## job 1428
Design AHBPERIPH, start of the top module:
module AHBPERIPH(
  input  wire        HCLK,
  input  wire        HRESETn,
  input  wire [31:0] HADDR,
  input  wire [1:0]  HTRANS,
  input  wire        HWRITE,
  input  wire [31:0] HWDATA,
  output wire [31:0] HRDATA,
  output wire        HREADY,
  input  wire        RsRx,
  output wire        RsTx,
  input  wire        capture_event,
  output wire        PWM_OUT,
  input  wire [15:0] GPIOIN,
  output wire [15:0] GPIOOUT,
  output wire [6:0]  seg,
  output wire        dp,
  output wire [3:0]  an,
  output wire        uart_irq,
  output wire        timer_irq,
  output wire        gpio_irq
);
  wire [3:0]  mux_sel;
  wire        hsel_uart, hsel_timer, hsel_gpio, hsel_7seg;
  wire [31:0] hrdata_uart, hrdata_timer, hrdata_gpio, hrdata_7seg;
  wire        hready_uart, hready_timer, hready_gpio, hready_7seg;
  AHBDCD uAHBDCD (
    .HADDR(HADDR),
    .HSEL_S0(),
    .HSEL_S1(),
    .HSEL_S2(hsel_uart),
    .HSEL_S3(hsel_timer),
    .HSEL_S4(hsel_gpio),
    .HSEL_S5(hsel_7seg),
    .HSEL_S6(),
    .HSEL_S7(),
    .HSEL_S8(),
    .HSEL_S9(),
    .HSEL_NOMAP(),
    .MUX_SEL(mux_sel)
  );
  AHBMUX uAHBMUX (
    .HCLK(HCLK),
    .HRESETn(HRESETn),
    .MUX_SEL(mux_sel),
    .HRDATA_S0(32'h0000_0000),
    .HRDATA_S1(32'h0000_0000),
    .HRDATA_S2(hrdata_uart),
    .HRDATA_S3(hrdata_timer),
    .HRDATA_S4(hrdata_gpio),
    .HRDATA_S5(hrdata_7seg),
    .HRDATA_S6(32'h0000_0000),
    .HRDATA_S7(32'h0000_0000),
    .HRDATA_S8(32'h0000_0000),
    .HRDATA_S9(32'h0000_0000),
    .HRDATA_NOMAP(32'hDEADBEEF),
    .HREADYOUT_S0(1'b1),
    .HREADYOUT_S1(1'b1),
    .HREADYOUT_S2(hready_uart),
    .HREADYOUT_S3(hready_timer),
    .HREADYOUT_S4(hready_gpio),
    .HREADYOUT_S5(hready_7seg),
    .HREADYOUT_S6(1'b1),
    .HREADYOUT_S7(1'b1),
    .HREADYOUT_S8(1'b1),
    .HREADYOUT_S9(1'b1),
    .HREADYOUT_NOMAP(1'b1),
    .HRDATA(HRDATA),
    .HREADY(HREADY)
  );
  AHBUART uAHBUART (
    .HCLK(HCLK),
    .HRESETn(HRESETn),
    .HADDR(HADDR),
  ...
Settings: LEC_CHECK=0, ABC_AREA=1, CAP_MARGIN=20, CELL_PAD_IN_SITES_DETAIL_PLACEMENT=1, CORE_MARGIN=9, CORE_UTILIZATION=27, CTS_CLUSTER_DIAMETER=382, GPL_TIMING_DRIVEN=0, MIN_ROUTING_LAYER=met1, PLACE_DENSITY_LB_ADDON=0.18, SETUP_SLACK_MARGIN=0.19, SLEW_MARGIN=0, TNS_END_PERCENT=30; clock period 10.0 ns.
run.sh (not shown) runs the stock make flow with config.mk's settings and CLKGATE_MAP_FILE=.
## Diff of input files: job 7229 against job 1428
Settings: CTS_CLUSTER_SIZE: unset -> 93; CELL_PAD_IN_SITES_DETAIL_PLACEMENT: 1 -> unset; SETUP_SLACK_MARGIN: 0.19 -> -0.46; PLACE_DENSITY: unset -> 0.36; CTS_CLUSTER_DIAMETER: 382 -> unset; PLACE_DENSITY_LB_ADDON: 0.18 -> unset; GPL_TIMING_DRIVEN: 0 -> unset; TNS_END_PERCENT: 30 -> 15; MIN_ROUTING_LAYER: met1 -> unset; CORE_MARGIN: 9 -> 2; SLEW_MARGIN: 0 -> 20; CORE_UTILIZATION: 27 -> 65; the clock period (ns, I/O delays scaled along): 10.0 -> 5.81.
==> comparison <==
Fraction of power consumed by the clock network in job 7229 is 3.9 points lower than in job 1428
Final cell count in job 7229 is 19% below job 1428.
Diff job 1428 -> job 7229: final core utilization went up; register cell area after layout did not really move; vertical die size decreased 140 um.
Power dissipated by switching net loads: job 7229 vs job 1428 up 48%
[compare] base=job 1428 new=job 7229: worst setup slack went down 2.71 ns, global routing met3 resource utilization went up 4.5 points, total power went up 3.7 mW, switching part of the total power went down 1.7 points.
The inputs of job 9279 differ from those of job 7229 as listed below.
Settings: SETUP_SLACK_MARGIN now 1.21, was -0.46; CAP_MARGIN now 15, was 20; CORE_UTILIZATION now 72, was 65; ABC_AREA no longer set, was 1; TNS_END_PERCENT no longer set, was 15; PLACE_DENSITY no longer set, was 0.36; CTS_CLUSTER_SIZE now 36, was 93; the clock period (ns, I/O delays scaled along) now 4.11, was 5.81.
## What came out
Job 9279 reached the final stage; the timing, DRC and antenna checks on its layout passed. Taking job 7229 as the reference, in job 9279 total power moved up; detailed-router iteration count before antenna repair moved up; wire length on met2 moved down; length in cells of the worst reg-to-reg path moved up. Measured against job 7229, the final non-filler cell total of job 9279 comes out at 0.66 times the reference value. Smallest setup slack after layout on job 9279 is ahead of job 7229.
The inputs of job 1312 differ from those of job 9279 as listed below.
Settings: CORE_UTILIZATION: 72 -> 40; HOLD_SLACK_MARGIN: unset -> 0.26; MIN_ROUTING_LAYER: unset -> met2; SETUP_SLACK_MARGIN: 1.21 -> unset; CAP_MARGIN: 15 -> 20; CTS_CLUSTER_SIZE: 36 -> unset; the clock period (ns, I/O delays scaled along): 4.11 -> 10.0.
[summary]
- Job 1312 vs job 9279: width of the die up by more than a quarter
- Job 1312 vs job 9279 — area taken by multi-input logic gates dropped by a little under 10%
- Via count of the first global-routing pass up 7892 in job 1312 wrt job 9279
- Routed wire length (job 1312 / job 9279): 0.884
- Changes observed in job 1312 relative to job 9279: sequential logic power lower; synthesized area roughly the same.
- The run showing the greater critical path depth in cells is job 9279.
- Summary — register-to-register slack, job 1312 relative to job 9279: higher, by 3.83 ns.

* * *

== job 101 ==
Starting RTL as in the previous note.
clock: 11.4 ns
lec_check: 0
cap_margin: 35
core_aspect_ratio: 1.86
core_margin: 2
core_utilization: 64
cts_cluster_size: 54
gpl_routability_driven: 0
gpl_timing_driven: 1
slew_margin: 15
tns_end_percent: 65
Job 101 completed every stage of the flow, and the final layout passed the timing, DRC and antenna checks.
diff inputs: job 101 => job 102
Settings: removing TNS_END_PERCENT (formerly 65); changing CORE_MARGIN from 2 to 5; removing GPL_ROUTABILITY_DRIVEN (formerly 0); removing GPL_TIMING_DRIVEN (formerly 1); changing CTS_CLUSTER_SIZE from 54 to 87; changing CORE_UTILIZATION from 64 to 63; removing CORE_ASPECT_RATIO (formerly 1.86); setting PLACE_DENSITY to 0.71 for the first time; changing SLEW_MARGIN from 15 to 0; changing CAP_MARGIN from 35 to 25; changing the clock period (ns, I/O delays scaled along) from 11.4 to 9.17.
### Flow results
- Job 101 → job 102: wire length of the first global-routing pass moved down; final design instance area without fill rose 1.4%; area taken by flip-flops and latches saw little to no change.
- Reported for job 102 and job 101, number of clock sinks turned out identical to the last digit.
- Job 101 ended up with uAHB7SEGDEC.last_HADDR[2] as its first element of the critical path; job 102 ended up with uAHB7SEGDEC.last_HADDR[7].
- Job 102 vs job 101: post-layout instance count excluding filler cells up slightly
- After detailed routing, job 101 needs more wire than job 102.
- Compared with job 101, job 102 shows a worst setup slack that is 2.54 ns lower.
No activity file was given, so power comes from the tool's default toggle rates.
